Design Top_convolution, start of the top module:
module Top_convolution(
 input clk,
	input rst,
	input start,
	input en,
	input [12:0] addr,
	output [20:0] out,
	output [20:0] max_pl,
	output reg done,
	output pat_en,
	output [9:0] pat_addr,
	input [7:0] pat_dout,
	output img_en,
	output [17:0] img_addr,
	input [7:0] img_dout,
	output pc_en,
	output pc_we,
	output [9:0] pc_addr,
	output [10:0] pc_din,
	input [10:0] pc_dout,
	output ic_en,
	output ic_we,
	output [17:0] ic_addr,
	output [10:0] ic_din,
	input [10:0] ic_dout,
	output pl_en,
	output pl_we,
	output [12:0] pl_addr,
	output [20:0] pl_din,
	input [20:0] pl_dout
    );
	assign out = out_pl;
	reg [8:0] HT_SM, WT_SM;
	wire [8:0] ht_sm, wt_sm; 
	reg [8:0] HT_LG, WT_LG;
	wire [8:0] ht_lg, wt_lg;
	assign ht_sm = HT_SM;
	assign wt_sm = WT_SM;
	assign ht_lg = HT_LG;
	assign wt_lg = WT_LG;
	parameter [8:0] height_fil = 10, width_fil = 8, side_lap = 3, height_filpro = 8, width_filpro = 6,
	height_image = 48, width_image = 40, height_impro = 46, width_impro = 38, factor = 5;
	parameter [3:0] idle = 0, setup = 1, conv_p1 = 2, conv_p2 = 3, delay_p1 = 4, delay_p2 = 5, maxpl = 6, read = 15;
	reg [3:0] current_state, next_state;
	wire done_conv, done_maxpl;
	reg en_conv;
	wire en_maxpl;
	reg en_cnt_l1, en_cnt_l2, en_cnt_sm;
	reg clear;
	wire conv_done_l1, conv_done_l2;
	reg [1:0] conv_sel;
	assign en_maxpl = (conv_sel==3)? done_conv:0;
	wire signed [8:0] in1, in2;
	wire [20:0] out_conv;
  ...
clock: 7.55 ns
lec_check: 0
abc_area: 1
cap_margin: 30
core_margin: 2
core_utilization: 70
cts_cluster_diameter: 60
max_routing_layer: met4
slew_margin: 20
run.sh (not shown) runs the stock make flow with config.mk's settings and CLKGATE_MAP_FILE=.
The starting point finished but fails on setup timing.
Next try:
- ABC_AREA: 1 -> unset
- CAP_MARGIN: 30 -> 20
- CORE_UTILIZATION: 70 -> 17
- CTS_CLUSTER_DIAMETER: 60 -> unset
- MAX_ROUTING_LAYER: met4 -> unset
- PLACE_DENSITY_LB_ADDON: unset -> 0.01
- SLEW_MARGIN: 20 -> 30
- clock period: 7.55 -> 13.3 ns (I/O delays scaled with it)
Outcome:
- The changed run finished clean
- setup slack improves by 3.0 ns
- cell area decreases by 4.0%
- final cell count increases by 13%
- via count decreases by about 26%
- synthesized area decreases by 3.3%
Next try:
- ABC_AREA: unset -> 1
- CORE_ASPECT_RATIO: unset -> 1.3
- CORE_UTILIZATION: 17 -> 72
- CTS_CLUSTER_DIAMETER: unset -> 308
- CTS_CLUSTER_SIZE: unset -> 95
- PLACE_DENSITY: unset -> 0.36
- PLACE_DENSITY_LB_ADDON: 0.01 -> unset
- SLEW_MARGIN: 30 -> 20
- clock period: 13.3 -> 5.19 ns (I/O delays scaled with it)
Outcome:
- The new run stopped in 5_1_grt on GRT-0116
- die area drops by about 75%
- synthesized area climbs by 3.5%
- synthesized cell count rises by about 23%
Next try:
- ABC_AREA: 1 -> unset
- CAP_MARGIN: 20 -> 30
- CORE_ASPECT_RATIO: 1.3 -> unset
- CORE_UTILIZATION: 72 -> 66
- CTS_CLUSTER_DIAMETER: 308 -> unset
- CTS_CLUSTER_SIZE: 95 -> unset
- PLACE_DENSITY: 0.36 -> unset
- clock period: 5.19 -> 7.33 ns (I/O delays scaled with it)
Outcome: Now the flow finished with setup timing left; area after synthesis went down by 3.3%; synthesized cell count is lower by 19%; die size is higher by 5.3%.

Starting RTL as in the previous note.
make LEC_CHECK=0 ABC_AREA=1 CAP_MARGIN=35 CELL_PAD_IN_SITES_DETAIL_PLACEMENT=0 CELL_PAD_IN_SITES_GLOBAL_PLACEMENT=2 CORE_ASPECT_RATIO=1.0 CORE_MARGIN=9 CORE_UTILIZATION=25 CTS_CLUSTER_SIZE=50 HOLD_SLACK_MARGIN=-0.09 MAX_ROUTING_LAYER=met5 MIN_ROUTING_LAYER=met1 SETUP_SLACK_MARGIN=-0.97 SLEW_MARGIN=15 TNS_END_PERCENT=95 finish   # period 11.0 ns
The baseline finished with timing, DRC and antenna clean.
Change:
Settings changed: CAP_MARGIN 35 to 20, CELL_PAD_IN_SITES_DETAIL_PLACEMENT 0 to not set, CELL_PAD_IN_SITES_GLOBAL_PLACEMENT 2 to not set, CORE_ASPECT_RATIO 1.0 to not set, CORE_MARGIN 9 to 2, CORE_UTILIZATION 25 to 61, CTS_CLUSTER_SIZE 50 to not set, HOLD_SLACK_MARGIN -0.09 to not set, MAX_ROUTING_LAYER met5 to not set, MIN_ROUTING_LAYER met1 to not set, SETUP_SLACK_MARGIN -0.97 to not set, SLEW_MARGIN 15 to 20, TNS_END_PERCENT 95 to not set.
Clock period 11.0 ns to 5.63 ns, I/O delays scaled along.
What happened: With this change the flow finished but failed the layout checks on negative setup slack; cell area climbs by 12%; die size shrinks by 62%; sequential share of layout area went down by 2.0 points; utilization came out higher by 51 points; power went up by 99%; global-route usage goes up by 23 points; routed wire length shrinks by 1.4%; count of clock-buffer cells in the layout fell by 6; non-clock buffer count came out higher by 393; final cell count drops by 9.2%; worst setup slack is worse by 3.3 ns.

Starting RTL as in the previous note.
export LEC_CHECK = 0
export ABC_AREA = 1
export CAP_MARGIN = 20
export CORE_MARGIN = 2
export CORE_UTILIZATION = 72
export CTS_CLUSTER_DIAMETER = 263
export CTS_CLUSTER_SIZE = 100
export PLACE_DENSITY = 0.42
export SETUP_SLACK_MARGIN = -0.55
export SLEW_MARGIN = 20
create_clock -name core_clock -period 5.56 [get_ports {clk}]
The baseline never finished: it broke off in 5_1_grt.
Edit:
ABC_AREA = not set   (was 1)
CORE_UTILIZATION = 40   (was 72)
CTS_CLUSTER_DIAMETER = not set   (was 263)
CTS_CLUSTER_SIZE = not set   (was 100)
PLACE_DENSITY = not set   (was 0.42)
SETUP_SLACK_MARGIN = not set   (was -0.55)
clock period = 10.0 ns   (was 5.56 ns; I/O delays follow)
Now the flow produced a clean layout.
Die size rises by well over a third.
Area after synthesis falls by a few percent.
Synthesized cell count falls by about a fifth.
Edit:
CAP_MARGIN = 30   (was 20)
CORE_UTILIZATION = 72   (was 40)
CTS_CLUSTER_SIZE = 53   (was not set)
PLACE_DENSITY_LB_ADDON = 0.27   (was not set)
clock period = 7.33 ns   (was 10.0 ns; I/O delays follow)
After rerunning: Now the flow finished but fails on capacitance limit, slew limit, setup timing; combinational power climbs by about 100%; via count is higher by about 33%; power went up by about 46%; wire length went up by 61%; global-route usage is higher by 23 points; synthesized area does not change.
Power figures rest on the tool's default switching activity, not on a simulated workload.
